==> 06-16 <==
// arctan
module arctan #
	(
		parameter integer C_S00_AXIS_TDATA_WIDTH	= 32,
		parameter integer C_M00_AXIS_TDATA_WIDTH	= 32,
    parameter integer ITERATIONS = 16
	)
	(
		input wire  s00_axis_aclk, s00_axis_aresetn,
		input wire  s00_axis_tlast, s00_axis_tvalid,
		input wire [C_S00_AXIS_TDATA_WIDTH-1 : 0] s00_axis_tdata,
		input wire [(C_S00_AXIS_TDATA_WIDTH/8)-1: 0] s00_axis_tstrb,
		output logic  s00_axis_tready,
		input wire  m00_axis_aclk, m00_axis_aresetn,
		input wire  m00_axis_tready,
		output logic  m00_axis_tvalid, m00_axis_tlast,
		output logic [C_M00_AXIS_TDATA_WIDTH-1 : 0] m00_axis_tdata,
		output logic [(C_M00_AXIS_TDATA_WIDTH/8)-1: 0] m00_axis_tstrb
	);
==> flow/config.mk <==
export PLATFORM = sky130hd
export DESIGN_NAME = arctan
export DESIGN_NICKNAME = arctan
export VERILOG_FILES = /design/flow/design.v
export SDC_FILE = /design/flow/constraint.sdc
export NUM_CORES = 4
export LEC_CHECK = 0
export ABC_AREA = 0
export CAP_MARGIN = 20
export CELL_PAD_IN_SITES_GLOBAL_PLACEMENT = 0
export CORE_MARGIN = 2
export CORE_UTILIZATION = 72
export CTS_CLUSTER_DIAMETER = 32
export CTS_CLUSTER_SIZE = 30
export MAX_ROUTING_LAYER = met4
export MIN_ROUTING_LAYER = met1
export PLACE_DENSITY = 0.65
export SETUP_SLACK_MARGIN = 0.68
export SLEW_MARGIN = 20
==> flow/constraint.sdc <==
create_clock -name core_clock -period 2.96 [get_ports {s00_axis_aclk}]
set_input_delay 0.5920 -clock core_clock [delete_from_list [all_inputs] [get_ports {s00_axis_aclk}]]
set_output_delay 0.5920 -clock core_clock [all_outputs]
set_load 0.01 [all_outputs]
run.sh (not shown) runs the stock make flow with config.mk's settings and CLKGATE_MAP_FILE=.
==> 10-04 (differences from 06-16) <==
- CORE_UTILIZATION: 72 -> 70
- CTS_CLUSTER_DIAMETER: 32 -> 356
- PLACE_DENSITY: 0.65 -> not set
- SETUP_SLACK_MARGIN: 0.68 -> 0.81
==> flow/constraint.sdc (replaced) <==
create_clock -name core_clock -period 3.06 [get_ports {s00_axis_aclk}]
set_input_delay 0.6120 -clock core_clock [delete_from_list [all_inputs] [get_ports {s00_axis_aclk}]]
set_output_delay 0.6120 -clock core_clock [all_outputs]
set_load 0.01 [all_outputs]
==> 12-18 (differences from 06-16) <==
- CELL_PAD_IN_SITES_GLOBAL_PLACEMENT: 0 -> 2
- CTS_CLUSTER_SIZE: 30 -> 45
- PLACE_DENSITY: 0.65 -> 0.67
- SETUP_SLACK_MARGIN: 0.68 -> 0.08
==> flow/constraint.sdc (replaced) <==
create_clock -name core_clock -period 2.38 [get_ports {s00_axis_aclk}]
set_input_delay 0.4760 -clock core_clock [delete_from_list [all_inputs] [get_ports {s00_axis_aclk}]]
set_output_delay 0.4760 -clock core_clock [all_outputs]
set_load 0.01 [all_outputs]
==> results_slide.txt <==
Physical Implementation Snapshot

Status
  • Fail Step: 5_1_grt
  • Status: did not finish
  • Err: [ERROR GRT-0232] Routing congestion too high. Check the congestion heatmap in the GUI.

Placed design
  • Pre-CTS setup slack: -657 ps
  • PortBufs: 79
  • Area after DPL: 0.0863 mm²

Floorplanning
  • Core area: 0.109 mm²
  • Die area: 0.112 mm²
the above is filed under 10-04

==> results_slide.txt <==
Physical Implementation Snapshot

Status
  • Fail Step: 3_1_place_gp_skip_io
  • Err: [ERROR GPL-0301] Utilization 143.364 % exceeds 100%.
  • Status: did not finish

Floorplanning
  • Core area: 0.105 mm²
  • Die area: 0.109 mm²

Logic synthesis
  • Leading area contributor after synthesis: dfxtp_1
  • Simple Share, Synth: 23.4%
  • Synth cell types: 98
the above is filed under 12-18

==> results_slide.txt <==
Physical Implementation Snapshot

Status
  • Fail Step: 4_1_cts
  • Err: [ERROR DPL-0033] detailed placement checks failed during check placement.
  • Status: did not finish

Placed design
  • Area after DPL: 0.0881 mm²

Floorplanning
  • Core area: 0.105 mm²
the above is filed under 06-16


* * *

==> yarrow: inputs <==
arctan again, from the RTL that the note above started with.
==> flow/design.v (excerpt) <==
module arctan #
	(
		parameter integer C_S00_AXIS_TDATA_WIDTH	= 32,
		parameter integer C_M00_AXIS_TDATA_WIDTH	= 32,
    parameter integer ITERATIONS = 16
	)
	(
		input wire  s00_axis_aclk, s00_axis_aresetn,
		input wire  s00_axis_tlast, s00_axis_tvalid,
		input wire [C_S00_AXIS_TDATA_WIDTH-1 : 0] s00_axis_tdata,
		input wire [(C_S00_AXIS_TDATA_WIDTH/8)-1: 0] s00_axis_tstrb,
		output logic  s00_axis_tready,
		input wire  m00_axis_aclk, m00_axis_aresetn,
		input wire  m00_axis_tready,
		output logic  m00_axis_tvalid, m00_axis_tlast,
		output logic [C_M00_AXIS_TDATA_WIDTH-1 : 0] m00_axis_tdata,
		output logic [(C_M00_AXIS_TDATA_WIDTH/8)-1: 0] m00_axis_tstrb
	);
  parameter int PI_15 = 102943;
  logic m00_axis_tvalid_reg, m00_axis_tlast_reg;
  logic [C_M00_AXIS_TDATA_WIDTH-1 : 0] m00_axis_tdata_reg;
  logic [(C_M00_AXIS_TDATA_WIDTH/8)-1: 0] m00_axis_tstrb_reg;
  logic signed [(C_S00_AXIS_TDATA_WIDTH/2)-1:0] x_pipe [ITERATIONS-1:0];
  logic signed [(C_S00_AXIS_TDATA_WIDTH/2)-1:0] y_pipe [ITERATIONS-1:0];
  logic signed [(C_S00_AXIS_TDATA_WIDTH)-1:0] phase [ITERATIONS-1:0];
  logic [ITERATIONS-1:0] valid_pipe, tlast_pipe;
  logic [(C_S00_AXIS_TDATA_WIDTH/8)-1:0] strobe_pipe [ITERATIONS-1:0];
  assign s00_axis_tready = m00_axis_tready || ~valid_pipe[ITERATIONS-1];
  assign m00_axis_tvalid = valid_pipe[ITERATIONS-1];
  assign m00_axis_tlast = tlast_pipe[ITERATIONS-1];
  assign m00_axis_tstrb = strobe_pipe[ITERATIONS-1];
  logic signed [(C_S00_AXIS_TDATA_WIDTH/2)-1:0] atan_lut [ITERATIONS-1:0];
  always_comb begin
        atan_lut[0] = 16'h6487;   
        atan_lut[1] = 16'h3B58;   
        atan_lut[2] = 16'h1F5B;   
        atan_lut[3] = 16'h0FEA;   
        atan_lut[4] = 16'h07FD;   
        atan_lut[5] = 16'h03FF;   
        atan_lut[6] = 16'h01FF;   
        atan_lut[7] = 16'h00FF;   
        atan_lut[8] = 16'h007F;   
        atan_lut[9] = 16'h003F;   
        atan_lut[10] = 16'h001F;   
        atan_lut[11] = 16'h000F;   
        atan_lut[12] = 16'h0007;   
        atan_lut[13] = 16'h0003;   
        atan_lut[14] = 16'h0001;   
        atan_lut[15] = 16'h0000;   
  end
  ...
make LEC_CHECK=0 ABC_AREA=0 CAP_MARGIN=15 CELL_PAD_IN_SITES_GLOBAL_PLACEMENT=0 CORE_MARGIN=2 CORE_UTILIZATION=72 CTS_CLUSTER_DIAMETER=357 CTS_CLUSTER_SIZE=14 MAX_ROUTING_LAYER=met4 MIN_ROUTING_LAYER=met1 PLACE_DENSITY_LB_ADDON=0.0 SETUP_SLACK_MARGIN=0.7 SLEW_MARGIN=20 TNS_END_PERCENT=70 finish   # period 2.38 ns
==> inputs of raven, as changes to yarrow <==
Settings changed: ABC_AREA 0 to 1, CAP_MARGIN 15 to 0, CELL_PAD_IN_SITES_GLOBAL_PLACEMENT 0 to 1, CORE_UTILIZATION 72 to 47, CTS_CLUSTER_DIAMETER 357 to 363, CTS_CLUSTER_SIZE 14 to 61, GPL_TIMING_DRIVEN set to 0, MIN_ROUTING_LAYER met1 to met2, PLACE_DENSITY set to 0.56, PLACE_DENSITY_LB_ADDON 0.0 to unset, SETUP_SLACK_MARGIN 0.7 to unset, TNS_END_PERCENT 70 to 65.
==> flow/constraint.sdc (replaced) <==
create_clock -name core_clock -period 4.83 [get_ports {s00_axis_aclk}]
set_input_delay 0.9660 -clock core_clock [delete_from_list [all_inputs] [get_ports {s00_axis_aclk}]]
set_output_delay 0.9660 -clock core_clock [all_outputs]
set_load 0.01 [all_outputs]
==> inputs of tundra, as changes to yarrow <==
Settings changed: ABC_AREA 0 to unset, CAP_MARGIN 15 to 20, CELL_PAD_IN_SITES_GLOBAL_PLACEMENT 0 to unset, CORE_UTILIZATION 72 to 70, CTS_CLUSTER_DIAMETER 357 to unset, CTS_CLUSTER_SIZE 14 to unset, MAX_ROUTING_LAYER met4 to unset, MIN_ROUTING_LAYER met1 to unset, PLACE_DENSITY_LB_ADDON 0.0 to unset, SETUP_SLACK_MARGIN 0.7 to -0.29, TNS_END_PERCENT 70 to unset.
==> flow/constraint.sdc (replaced) <==
create_clock -name core_clock -period 2.83 [get_ports {s00_axis_aclk}]
set_input_delay 0.5660 -clock core_clock [delete_from_list [all_inputs] [get_ports {s00_axis_aclk}]]
set_output_delay 0.5660 -clock core_clock [all_outputs]
set_load 0.01 [all_outputs]
==> results <==
Die size, lowest first: yarrow, tundra, raven.
In synthesized area, tundra and yarrow do not differ.
tundra ended with an error in global routing (5_1_grt). yarrow stopped in clock tree synthesis (4_1_cts) (DPL-0038). raven failed in global routing (5_1_grt).
Synthesized cell count is the same in tundra and yarrow.
==> figures <==
|  | raven | tundra | yarrow |
|---|---|---|---|
| Core Area | 0.193 mm² | 0.109 mm² | 0.105 mm² |
| Sequential fraction of the synthesis area | 22.0% | 26.2% | 26.2% |
| Overall die area | 0.198 mm² | 0.112 mm² | 0.109 mm² |
| Adder-cell area share of the yosys netlist | 8.95% | 10.8% | 10.8% |
| Clock buffer count from CTS | 20 | 106 | - |
| Detailed-placement wirelength estimate | 308000 µm | 173000 µm | 201000 µm |
| Area fraction in mux cells | 0% | 1.27% | 1.27% |
| Area fraction in and, or, nand and nor cells after synthesis | 33.6% | 23.4% | 23.4% |
| Cell Area, Synth | 0.0913 mm² | 0.0763 mm² | 0.0763 mm² |
| Final Wtd Congestion | 1.22 | 0.959 | 1.03 |
| Die Y-Extent | 445 µm | 334 µm | 330 µm |
| Deepest clock path buffer count | 3 | 3 | - |
| # hold bufs at CTS | 0 | 0 | - |
| Yosys aoi share | 16.7% | 22.0% | 22.0% |
| Floorplan-stage core utilization | 47.3% | 70.3% | 72.5% |
| Result of the run | did not finish | did not finish | did not finish |
| Stage where the flow stopped | global routing (5_1_grt) | global routing (5_1_grt) | clock tree synthesis (4_1_cts) |
| Max-area cell share | 22.0% | 26.2% | 26.2% |
| Mapped Cells | 15669 | 10398 | 10398 |
